==> flow/design.v <==
module URP_PCIE_CRC32_GEN
#(
    parameter   DATA_WIDTH              = 224,
    parameter   CRC_WIDTH               = 32
)
(
    input   wire    [DATA_WIDTH-1:0]    data_i,
    output  logic   [CRC_WIDTH-1:0]     checksum_o
);
    logic           [DATA_WIDTH-1:0]    dividend;
    logic           [CRC_WIDTH-1:0]     crc_temp;
    always_comb begin
        dividend                            = data_i;
        crc_temp                            = 32'h00000000;
        for (int unsigned i = 0; i < DATA_WIDTH; i = i + 1) begin
            if (crc_temp[CRC_WIDTH-1] != dividend[DATA_WIDTH-1]) begin
                crc_temp                        = (crc_temp << 1) ^ 32'h814141AB;
            end 
            else begin
                crc_temp                        = crc_temp << 1;
            end
            dividend                            = dividend << 1;
        end
    end
    assign  checksum_o                  = crc_temp;   
endmodule
module URP_PCIE_RX_DATA_LINK_LAYER (
    input   logic                   clk,
    input   logic                   rst_n,
    input   logic   [267:0]         tlp_data_i,  
    input   logic                   tlp_data_valid_i,  
    output  logic                   tlp_data_ready_o,  
    output  logic   [31:0]          dllp_o,  
    output  logic                   dllp_valid_o,  
    input   logic                   dllp_read_i,  
    output  logic   [223:0]         tlp_data_o,  
    output  logic                   tlp_data_valid_o,  
    input   logic                   tlp_data_ready_i  
);
    logic [31:0]                lcrc_computed;       
    logic [31:0]                lcrc_received;       
    logic                       lcrc_valid;          
    logic [11:0]                sequence_number;     
    logic [11:0]                sequence_expected;   
    logic                       nak_scheduled_flag; 
    logic                       ack_scheduled_flag;
    logic [31:0]                dllp_data_gen;       
    logic lcrc_valid_o;
    logic [267:0] tlp_data_with_crc;
    logic [235:0] tlp_data_no_crc;
    logic [223:0] tlp_data_reg;
    logic valid;
    URP_PCIE_CRC32_GEN #(
        .DATA_WIDTH(236),   
        .CRC_WIDTH(32)      
    ) lcrc_gen (
        .data_i(tlp_data_i[267:32]),  
        .checksum_o(lcrc_computed)                     
    );
    always_comb begin
        lcrc_valid = 1'b1;
        lcrc_received = tlp_data_i[31:0];   
        if (lcrc_computed == lcrc_received) begin
            lcrc_valid = 1'b1;  
        end else begin
            lcrc_valid = 1'b0;
        end
    end
    always_ff @(posedge clk or negedge rst_n) begin
        if (!rst_n) begin
            sequence_expected <= 12'b0;   
            ack_scheduled_flag <= 1'b0;  
            nak_scheduled_flag <= 1'b0;  
            tlp_data_reg <= 223'b0;
            valid <= 1'b0;
            sequence_number <= 12'b0;
        end else if ( tlp_data_valid_i == lcrc_valid ) begin
            sequence_number = tlp_data_i[267:256];  
            if (sequence_number > sequence_expected) begin
                nak_scheduled_flag <= 1'b1;   
                ack_scheduled_flag <= 1'b0;   
                valid <= 1'b0;
            end else if (sequence_number < sequence_expected) begin
                nak_scheduled_flag <= 1'b0;   
                ack_scheduled_flag <= 1'b1;   
                valid <= 1'b1;
            end else if(sequence_number == sequence_expected) begin  
                tlp_data_reg <= tlp_data_i[255:32];
                valid <= 1'b1;
                sequence_expected <= sequence_expected + 1;  
            end
        end
    end
    always_ff @(posedge clk or negedge rst_n) begin
        if (!rst_n) begin
            dllp_data_gen <= 32'd0;
            dllp_valid_o <= 1'b0;
        end else if (tlp_data_valid_i && lcrc_valid) begin
            if (ack_scheduled_flag) begin  
                dllp_data_gen <= {20'b0,sequence_expected-1};  
                dllp_valid_o <= 1'b1;  
            end else if (nak_scheduled_flag) begin  
                dllp_data_gen <= {3'b0, 1'b1, 16'b0, sequence_expected};  
                dllp_valid_o <= 1'b1;  
            end else begin  
                dllp_valid_o <= 1'b0;  
            end
        end
    end
    assign tlp_data_o = tlp_data_reg;   
    assign tlp_data_valid_o = tlp_data_valid_i && lcrc_valid && valid;  
    assign tlp_data_ready_o = tlp_data_ready_i;  
    assign dllp_o = dllp_data_gen;
endmodule
==> flow/config.mk <==
export PLATFORM = sky130hd
export DESIGN_NAME = URP_PCIE_RX_DATA_LINK_LAYER
export DESIGN_NICKNAME = URP_PCIE_RX_DATA_LINK_LAYER
export VERILOG_FILES = /design/flow/design.v
export SDC_FILE = /design/flow/constraint.sdc
export NUM_CORES = 4
export LEC_CHECK = 0
export CAP_MARGIN = 15
export CORE_MARGIN = 2
export CORE_UTILIZATION = 71
export CTS_CLUSTER_SIZE = 60
export MAX_ROUTING_LAYER = met4
export SLEW_MARGIN = 20
==> flow/constraint.sdc <==
create_clock -name core_clock -period 27.2 [get_ports {clk}]
set_input_delay 5.4400 -clock core_clock [delete_from_list [all_inputs] [get_ports {clk}]]
set_output_delay 5.4400 -clock core_clock [all_outputs]
set_load 0.01 [all_outputs]
run.sh (not shown) runs the stock make flow with config.mk's settings and CLKGATE_MAP_FILE=.
The first run never finished: it broke off in global routing.
Change:
CAP_MARGIN = 20   (was 15)
CORE_UTILIZATION = 64   (was 71)
CTS_CLUSTER_SIZE = 99   (was 60)
MAX_ROUTING_LAYER = default   (was met4)
TNS_END_PERCENT = 25   (was default)
clock period = 33.7 ns   (was 27.2 ns; I/O delays follow)
- This time the run finished clean
- die area grows by 11%
- synthesized area does not change
- synthesized cell count is unchanged
Change:
CORE_UTILIZATION = 53   (was 64)
CTS_CLUSTER_SIZE = default   (was 99)
HOLD_SLACK_MARGIN = 0.05   (was default)
TNS_END_PERCENT = default   (was 25)
clock period = 29.0 ns   (was 33.7 ns; I/O delays follow)
The new run produced a clean layout.
Register-to-register slack degrades by 4800 ps.
Clock skew went up by 7.3 ps.
Global-route usage went down by 3.3 points.
Routed wire length went up by about 9%.
Worst setup slack degrades by 590 ps.
Change:
ABC_AREA = 1   (was default)
CELL_PAD_IN_SITES_DETAIL_PLACEMENT = 2   (was default)
CELL_PAD_IN_SITES_GLOBAL_PLACEMENT = 3   (was default)
CORE_MARGIN = 10   (was 2)
CORE_UTILIZATION = 22   (was 53)
CTS_CLUSTER_SIZE = 14   (was default)
GPL_ROUTABILITY_DRIVEN = 1   (was default)
GPL_TIMING_DRIVEN = 1   (was default)
HOLD_SLACK_MARGIN = default   (was 0.05)
MAX_ROUTING_LAYER = met4   (was default)
MIN_ROUTING_LAYER = met2   (was default)
PLACE_DENSITY_LB_ADDON = 0.01   (was default)
Outcome:
- Now the flow reached the layout checks and failed them: setup timing
- worst hold slack is about the same
- maximum frequency fell by 26%
- count of clock-buffer cells in the layout goes up by 14
- wire length rose by 71%
- final cell count came out higher by 80%
- via count went up by 98%
- cell area climbs by 36%
- die size rose to 2.6 times its value
- critical path depth grows by 181
